==> flow/design.v <==
module division(input clk, input rst, input start, input [31:0] dividendo, divisor,
                output [31:0] cociente, residuo, output done);
reg [31:0] shift_register;
reg [31:0] pre_divisor;
reg [31:0] cont;
reg idle;                       
reg done_r;                     
reg [15:0] resta, pre_cocido, res, cocido;
always @ (posedge clk) begin
  done_r <= 1'b0;
  if (rst) begin
    idle = 1'b1;
  end else if (idle) begin
    if (start) begin
      cont = 32'b0;
      shift_register = {8'b0, dividendo[15:0]};
      pre_cocido = 16'b0;
      pre_divisor = divisor;
      shift_register = shift_register << 1;
      cont = cont + 1'b1;
      idle = 1'b0;
    end
  end else begin
    if (cont < 5'd17) begin
      if (shift_register[31:16] < pre_divisor[15:0]) begin
        pre_cocido = pre_cocido << 1;
      end else begin
        resta = shift_register[31:16] - pre_divisor[15:0];
        pre_cocido = pre_cocido << 1;
        pre_cocido[0] = 1'b1;
        shift_register[31:16] = resta;
      end
      shift_register = shift_register << 1;
      cont = cont + 1'b1;
    end else begin
      cocido = pre_cocido;
      res = shift_register[31:16]>>1;
      idle = 1'b1;
      done_r <= 1'b1;
    end
  end
end
assign cociente = {16'b0, cocido};
assign residuo = {16'b0, res};
assign done = done_r;
endmodule
make LEC_CHECK=0 ABC_AREA=1 CAP_MARGIN=20 CORE_MARGIN=2 CORE_UTILIZATION=72 CTS_CLUSTER_DIAMETER=353 CTS_CLUSTER_SIZE=99 PLACE_DENSITY=0.6 SLEW_MARGIN=20 TNS_END_PERCENT=5 finish   # period 2.74 ns
run.sh (not shown) runs the stock make flow with config.mk's settings and CLKGATE_MAP_FILE=.
==> next run, changes <==
- ABC_AREA: 1 -> not set
- CORE_UTILIZATION: 72 -> 66
- CTS_CLUSTER_DIAMETER: 353 -> not set
- CTS_CLUSTER_SIZE: 99 -> not set
- TNS_END_PERCENT: 5 -> not set
- clock period: 2.74 -> 3.73 ns (I/O delays scaled with it)
After rerunning: The changed run went through all stages and came out clean; die area shrinks by 3.7%; cell area falls by 11%; synthesized cell count decreases by 37%; final cell count shrinks by 31%; worst setup slack gets better by 760 ps.

---

## v6
// division: RTL as listed in full above, without the edits since
make LEC_CHECK=0 ABC_AREA=0 CAP_MARGIN=30 CORE_MARGIN=4 CORE_UTILIZATION=26 CTS_CLUSTER_DIAMETER=233 CTS_CLUSTER_SIZE=87 PLACE_DENSITY_LB_ADDON=0.09 SETUP_SLACK_MARGIN=1.4 SLEW_MARGIN=20 TNS_END_PERCENT=10 finish   # period 4.9 ns
v6: all stages complete, timing, DRC and antenna checks passed
Here is what was changed in the inputs of v7 compared with v6.
Settings: a deleted SETUP_SLACK_MARGIN that had been 1.4; a change of TNS_END_PERCENT from 10 to 15; a change of CTS_CLUSTER_SIZE from 87 to 98; a deleted PLACE_DENSITY_LB_ADDON that had been 0.09; an added PLACE_DENSITY of 0.95.
--- outcome ---
Going from v6 to v7, via count of the first global-routing pass shrank by 134, logic share of the area held steady, power -0.45%, register clock-pin slew on the reported worst setup and hold paths barely changed. Cmp v7 and v6 / met3 layer usage reported by global route / lower: v6. Compare v7 and v6 | total internal power lower: v7.

---

RTL: the design.v shown in full above, as it stands there.
Settings: LEC_CHECK=0, ABC_AREA=0, CAP_MARGIN=30, CORE_MARGIN=2, CORE_UTILIZATION=70, CTS_CLUSTER_DIAMETER=233, CTS_CLUSTER_SIZE=44, SETUP_SLACK_MARGIN=0.73, SLEW_MARGIN=20; clock period 2.47 ns.
The starting point aborted during clock tree synthesis, error DPL-0038.
Edit:
--- a/flow/config.mk
+++ b/flow/config.mk
@@ -11 +11 @@
-export CORE_UTILIZATION = 70
+export CORE_UTILIZATION = 72
@@ -13,2 +13,2 @@
-export CTS_CLUSTER_SIZE = 44
-export SETUP_SLACK_MARGIN = 0.73
+export CTS_CLUSTER_SIZE = 59
+export SETUP_SLACK_MARGIN = 0.3
Outcome:
- The new run produced a layout that fails on negative setup slack
- synthesized area does not change
- synthesized cell count stays the same
- die area went down by about 2.7%
Edit:
--- a/flow/config.mk
+++ b/flow/config.mk
@@ -13,2 +13,3 @@
-export CTS_CLUSTER_SIZE = 59
-export SETUP_SLACK_MARGIN = 0.3
+export CTS_CLUSTER_SIZE = 81
+export PLACE_DENSITY_LB_ADDON = 0.09
+export SETUP_SLACK_MARGIN = -0.15
==> flow/constraint.sdc (replaced) <==
create_clock -name core_clock -period 4.9 [get_ports {clk}]
set_input_delay 0.9800 -clock core_clock [delete_from_list [all_inputs] [get_ports {clk}]]
set_output_delay 0.9800 -clock core_clock [all_outputs]
set_load 0.01 [all_outputs]
=> This time the run ran to the end with no violations. Power falls by 52%. Critical path depth rises by 2. Count of clock-buffer cells in the layout falls by 2. Setup slack is better by 2200 ps. Clock skew went down by 4.0 ps. Final cell count goes down by 5.4%. Worst hold slack is about the same. Wire length falls by 41%. Synthesized cell count does not change.
Edit:
--- a/flow/config.mk
+++ b/flow/config.mk
@@ -8 +8 @@
-export ABC_AREA = 0
+export ABC_AREA = 1
@@ -13,0 +14 @@
+export HOLD_SLACK_MARGIN = 0.3
==> flow/constraint.sdc (replaced) <==
create_clock -name core_clock -period 4.41 [get_ports {clk}]
set_input_delay 0.8820 -clock core_clock [delete_from_list [all_inputs] [get_ports {clk}]]
set_output_delay 0.8820 -clock core_clock [all_outputs]
set_load 0.01 [all_outputs]
Outcome: Setup slack gets worse by 330 ps. Via count is higher by 30%. Clock-buffer cell count goes up by 5. Design area climbs by 11%. Power grows by 8.6%.
Edit:
--- a/flow/config.mk
+++ b/flow/config.mk
@@ -8 +8 @@
-export ABC_AREA = 1
+export ABC_AREA = 0
@@ -13,2 +13 @@
-export CTS_CLUSTER_SIZE = 81
-export HOLD_SLACK_MARGIN = 0.3
+export HOLD_SLACK_MARGIN = -0.09
@@ -16 +15 @@
-export SETUP_SLACK_MARGIN = -0.15
+export SETUP_SLACK_MARGIN = 0.28
==> flow/constraint.sdc (replaced) <==
create_clock -name core_clock -period 4.9 [get_ports {clk}]
set_input_delay 0.9800 -clock core_clock [delete_from_list [all_inputs] [get_ports {clk}]]
set_output_delay 0.9800 -clock core_clock [all_outputs]
set_load 0.01 [all_outputs]
Outcome:
- clock power is about the same
- fmax shrinks by 5.3%
- critical path depth goes up by 5
- non-clock buffer count climbs by 1

---

RTL: the design.v shown in full above, as it stands there.
==> flow/config.mk <==
export PLATFORM = sky130hd
export DESIGN_NAME = division
export DESIGN_NICKNAME = division
export VERILOG_FILES = /design/flow/design.v
export SDC_FILE = /design/flow/constraint.sdc
export NUM_CORES = 4
export LEC_CHECK = 0
export CAP_MARGIN = 15
export CELL_PAD_IN_SITES_GLOBAL_PLACEMENT = 3
export CORE_MARGIN = 2
export CORE_UTILIZATION = 40
export GPL_TIMING_DRIVEN = 0
export PLACE_DENSITY = 0.61
export SLEW_MARGIN = 25
==> flow/constraint.sdc <==
create_clock -name core_clock -period 6.57 [get_ports {clk}]
set_input_delay 1.3140 -clock core_clock [delete_from_list [all_inputs] [get_ports {clk}]]
set_output_delay 1.3140 -clock core_clock [all_outputs]
set_load 0.01 [all_outputs]
The first run produced a clean layout.
Change:
Settings changed: CAP_MARGIN 15 to 20, CELL_PAD_IN_SITES_GLOBAL_PLACEMENT 3 to unset, CORE_UTILIZATION 40 to 72, GPL_TIMING_DRIVEN 0 to unset, PLACE_DENSITY 0.61 to 0.6, SLEW_MARGIN 25 to 20.
Clock period 6.57 ns to 4.04 ns, I/O delays scaled along.
=> The changed run produced a clean layout. Worst hold slack is better by 0.030 ns. Worst setup slack is worse by 2.3 ns. Cell count went down by 16%. Routed wire length went up by about 16%. Sequential share of layout area went up by 2.4 points. Count of clock-buffer cells in the layout went down by 3. Global-route usage went up by 16 points. Die size went down by about 43%.
Change:
Settings changed: ABC_AREA set to 1, CTS_CLUSTER_DIAMETER set to 373, CTS_CLUSTER_SIZE set to 100, TNS_END_PERCENT set to 5.
Clock period 4.04 ns to 4.78 ns, I/O delays scaled along.
Result: Global-route usage is about the same; combinational power went down by about 4%; fmax went up by about 18%; clock-buffer cell count went up by 1; worst hold slack got worse by 0.031 ns; register-to-register slack improved by 1.2 ns; sequential power went down by about 15%; cell area went up by about 11%.
Change:
Settings changed: CORE_ASPECT_RATIO set to 0.69, CTS_CLUSTER_DIAMETER 373 to 355, CTS_CLUSTER_SIZE 100 to 10.
Clock period 4.78 ns to 2.74 ns, I/O delays scaled along.
Effect: Synthesized area does not change; clock skew went down by 0.0061 ns; via count went up by 2.4%.
Change:
Settings changed: ABC_AREA 1 to unset, CORE_ASPECT_RATIO 0.69 to unset, CORE_UTILIZATION 72 to 40, CTS_CLUSTER_DIAMETER 355 to unset, CTS_CLUSTER_SIZE 10 to unset, TNS_END_PERCENT 5 to unset.
Clock period 2.74 ns to 10.0 ns, I/O delays scaled along.
=>
- The changed run completed with no timing, DRC or antenna violations
- setup slack gains 5.4 ns
- routed wire length drops by 39%
- global-route usage decreases by 22 points
- sequential share of layout area came out higher by 4.9 points

---

Starts from the design.v that is shown in full above.
Settings: LEC_CHECK=0, ABC_AREA=0, CAP_MARGIN=0, CELL_PAD_IN_SITES_DETAIL_PLACEMENT=2, CELL_PAD_IN_SITES_GLOBAL_PLACEMENT=3, CORE_MARGIN=9, CORE_UTILIZATION=41, CTS_CLUSTER_DIAMETER=233, CTS_CLUSTER_SIZE=98, GPL_TIMING_DRIVEN=1, HOLD_SLACK_MARGIN=0.18, MAX_ROUTING_LAYER=met4, PLACE_DENSITY_LB_ADDON=0.05, SETUP_SLACK_MARGIN=0.86, SLEW_MARGIN=35; clock period 3.96 ns.
The first run ran to the end with no violations.
Edit:
- CAP_MARGIN: 0 -> 30
- CELL_PAD_IN_SITES_DETAIL_PLACEMENT: 2 -> default
- CELL_PAD_IN_SITES_GLOBAL_PLACEMENT: 3 -> default
- CORE_MARGIN: 9 -> 2
- CORE_UTILIZATION: 41 -> 72
- CTS_CLUSTER_SIZE: 98 -> 74
- GPL_TIMING_DRIVEN: 1 -> default
- HOLD_SLACK_MARGIN: 0.18 -> default
- MAX_ROUTING_LAYER: met4 -> default
- PLACE_DENSITY: default -> 0.38
- PLACE_DENSITY_LB_ADDON: 0.05 -> default
- SETUP_SLACK_MARGIN: 0.86 -> default
- SLEW_MARGIN: 35 -> 20
- clock period: 3.96 -> 2.47 ns (I/O delays scaled with it)
Outcome: The new run produced a layout that fails on negative setup slack; routed wire length is higher by roughly a tenth; via count is higher by about a fifth; setup slack got worse by 1.4 ns; cell count is lower by a little under a tenth; maximum frequency is higher by a few percent; sequential cell count is unchanged; hold slack got worse by 0.0096 ns.
Edit:
- CORE_MARGIN: 2 -> 4
- CORE_UTILIZATION: 72 -> 26
- CTS_CLUSTER_SIZE: 74 -> default
- PLACE_DENSITY: 0.38 -> default
- PLACE_DENSITY_LB_ADDON: default -> 0.09
- clock period: 2.47 -> 4.9 ns (I/O delays scaled with it)
Outcome: Now the flow went through all stages and came out clean. Sequential cell count stays the same. Area after synthesis does not change. Design area shrinks by 1.6%. Core utilization fell by 62 points. Routed wire length falls by 31%. Register-to-register slack gains 2.1 ns. First-iteration DRC count is lower by 79%. Count of clock-buffer cells in the layout is unchanged. Total power is lower by 54%.
Edit:
- CORE_MARGIN: 4 -> 2
- CORE_UTILIZATION: 26 -> 70
- PLACE_DENSITY_LB_ADDON: 0.09 -> default
- SETUP_SLACK_MARGIN: default -> 0.51
- clock period: 4.9 -> 2.63 ns (I/O delays scaled with it)
Worst setup slack got worse by 1.7 ns. Routed wire length rose by a quarter to a third. First-iteration DRC count rose by well over a third. Global-route usage rose by 23 points. Via count rose by about a fifth. Hold slack improved by 0.0068 ns. Count of clock-buffer cells in the layout does not change. Synthesized area does not change. Clock skew is about the same.

---

Setup of build 42:
// division: RTL as listed in full above, without the edits since
==> flow/config.mk <==
export PLATFORM = sky130hd
export DESIGN_NAME = division
export DESIGN_NICKNAME = division
export VERILOG_FILES = /design/flow/design.v
export SDC_FILE = /design/flow/constraint.sdc
export NUM_CORES = 4
export LEC_CHECK = 0
export ABC_AREA = 1
export CAP_MARGIN = 20
export CORE_MARGIN = 2
export CORE_UTILIZATION = 72
export CTS_CLUSTER_DIAMETER = 94
export PLACE_DENSITY_LB_ADDON = 0.01
export SETUP_SLACK_MARGIN = 0.18
export SLEW_MARGIN = 20
==> flow/constraint.sdc <==
create_clock -name core_clock -period 2.55 [get_ports {clk}]
set_input_delay 0.5100 -clock core_clock [delete_from_list [all_inputs] [get_ports {clk}]]
set_output_delay 0.5100 -clock core_clock [all_outputs]
set_load 0.01 [all_outputs]
Input changes introduced in build 32 (baseline for comparison: build 42):
Settings: PLACE_DENSITY newly set to 0.6; CTS_CLUSTER_DIAMETER changed from 94 to 237; CTS_CLUSTER_SIZE newly set to 10; SETUP_SLACK_MARGIN changed from 0.18 to 0.33; PLACE_DENSITY_LB_ADDON removed (was 0.01).
Findings:
As far as data required time of the worst path is concerned, build 32 and build 42 perform about the same.
Via count delta (build 32 − build 42): unfavourable
Critical path endpoint = shift_register[21]: build 42; critical path endpoint = shift_register[19]: build 32
Build 32 reports its top power group as clock while build 42 reports sequential cells.
Relative to build 42, final cell area excluding filler cells increased by about 4.4% in build 32.
Sequential power essentially unchanged between build 32 and build 42.
The setup slack of build 32 is smaller than that of build 42.
Per the comparison of build 32 with build 42, transition time of the tightest slew-check pin moved down; total routed wirelength moved up; setup slack after placement fell 0.079 ns; register fraction of the total cell area went down by 1.9 points.
#### Input delta (build 49 over build 32)
Settings: SETUP_SLACK_MARGIN no longer set, was 0.33; CTS_CLUSTER_DIAMETER no longer set, was 237; CTS_CLUSTER_SIZE no longer set, was 10.
Findings:
Compared with build 32, build 49 shows a lower cell area after layout.
Build 49 vs. build 32: final cell utilization of the core went down by 2.9 points.
Build 49 against build 32: total vias in the final route lower; post-cts sizing count lower.
In the flow results for build 49 and build 32, the portion of total power attributed to the clock network is larger on build 49.
Compared with build 32, build 49 shows a lower maximum clock skew at final layout.
Relative to build 49, the following input files were edited for build 77:
Settings: a deleted ABC_AREA that had been 1; a change of CORE_UTILIZATION from 72 to 70; a change of the clock period (ns, I/O delays scaled along) from 2.55 to 4.42.
### Flow results
Global routing usage on met2 is lower on build 77
Compared with build 49, build 77 shows a post-synthesis cell count that is 285 lower.
[compare] base=build 49 new=build 77: final critical-path required period went up, fraction of power spent switching nets went down.
On synthesis-to-layout area growth, build 77 and build 49 are neck and neck.
Setup WNS build 49 -> build 77: better
For build 78, these inputs were changed with respect to build 77:
Settings: a change of CORE_UTILIZATION from 70 to 58; an added CTS_CLUSTER_SIZE of 21; a change of the clock period (ns, I/O delays scaled along) from 4.42 to 5.13.
--- outcome ---
Build 78 vs build 77 on number of well taps: build 78 is the higher one. Diff build 77 -> build 78: worst setup slack higher, global-route usage lower, post-synthesis simple-gate area fraction roughly the same.

---

before:
RTL: the design.v shown in full above, as it stands there.
Settings: LEC_CHECK=0, ABC_AREA=1, CAP_MARGIN=20, CORE_MARGIN=2, CORE_UTILIZATION=72, CTS_CLUSTER_DIAMETER=193, CTS_CLUSTER_SIZE=10, PLACE_DENSITY=0.6, SETUP_SLACK_MARGIN=-0.24, SLEW_MARGIN=20; clock period 2.46 ns.
before completed end to end with timing, DRC and antenna clean.
Changes in after relative to before:
# before
export LEC_CHECK = 0
export ABC_AREA = 1
export CAP_MARGIN = 20
export CORE_MARGIN = 2
export CORE_UTILIZATION = 72
export CTS_CLUSTER_DIAMETER = 193
export CTS_CLUSTER_SIZE = 10
export PLACE_DENSITY = 0.6
export SETUP_SLACK_MARGIN = -0.24
export SLEW_MARGIN = 20
create_clock -name core_clock -period 2.46 [get_ports {clk}]
# after
export LEC_CHECK = 0
export CAP_MARGIN = 20
export CORE_MARGIN = 2
export CORE_UTILIZATION = 66
export SETUP_SLACK_MARGIN = -0.19
export SLEW_MARGIN = 20
create_clock -name core_clock -period 2.46 [get_ports {clk}]
## What came out
after finished every stage; the final checks, however, were not passed, the failures being negative setup slack. Compared with before, in after weighted congestion at the end of routability-driven global placement down 4.8%; worst hold slack higher; post-synth area from yosys stat has decreased; post-CTS setup-driven buffer insertion count now sits at about the same level.
No activity file was given, so power comes from the tool's default toggle rates.
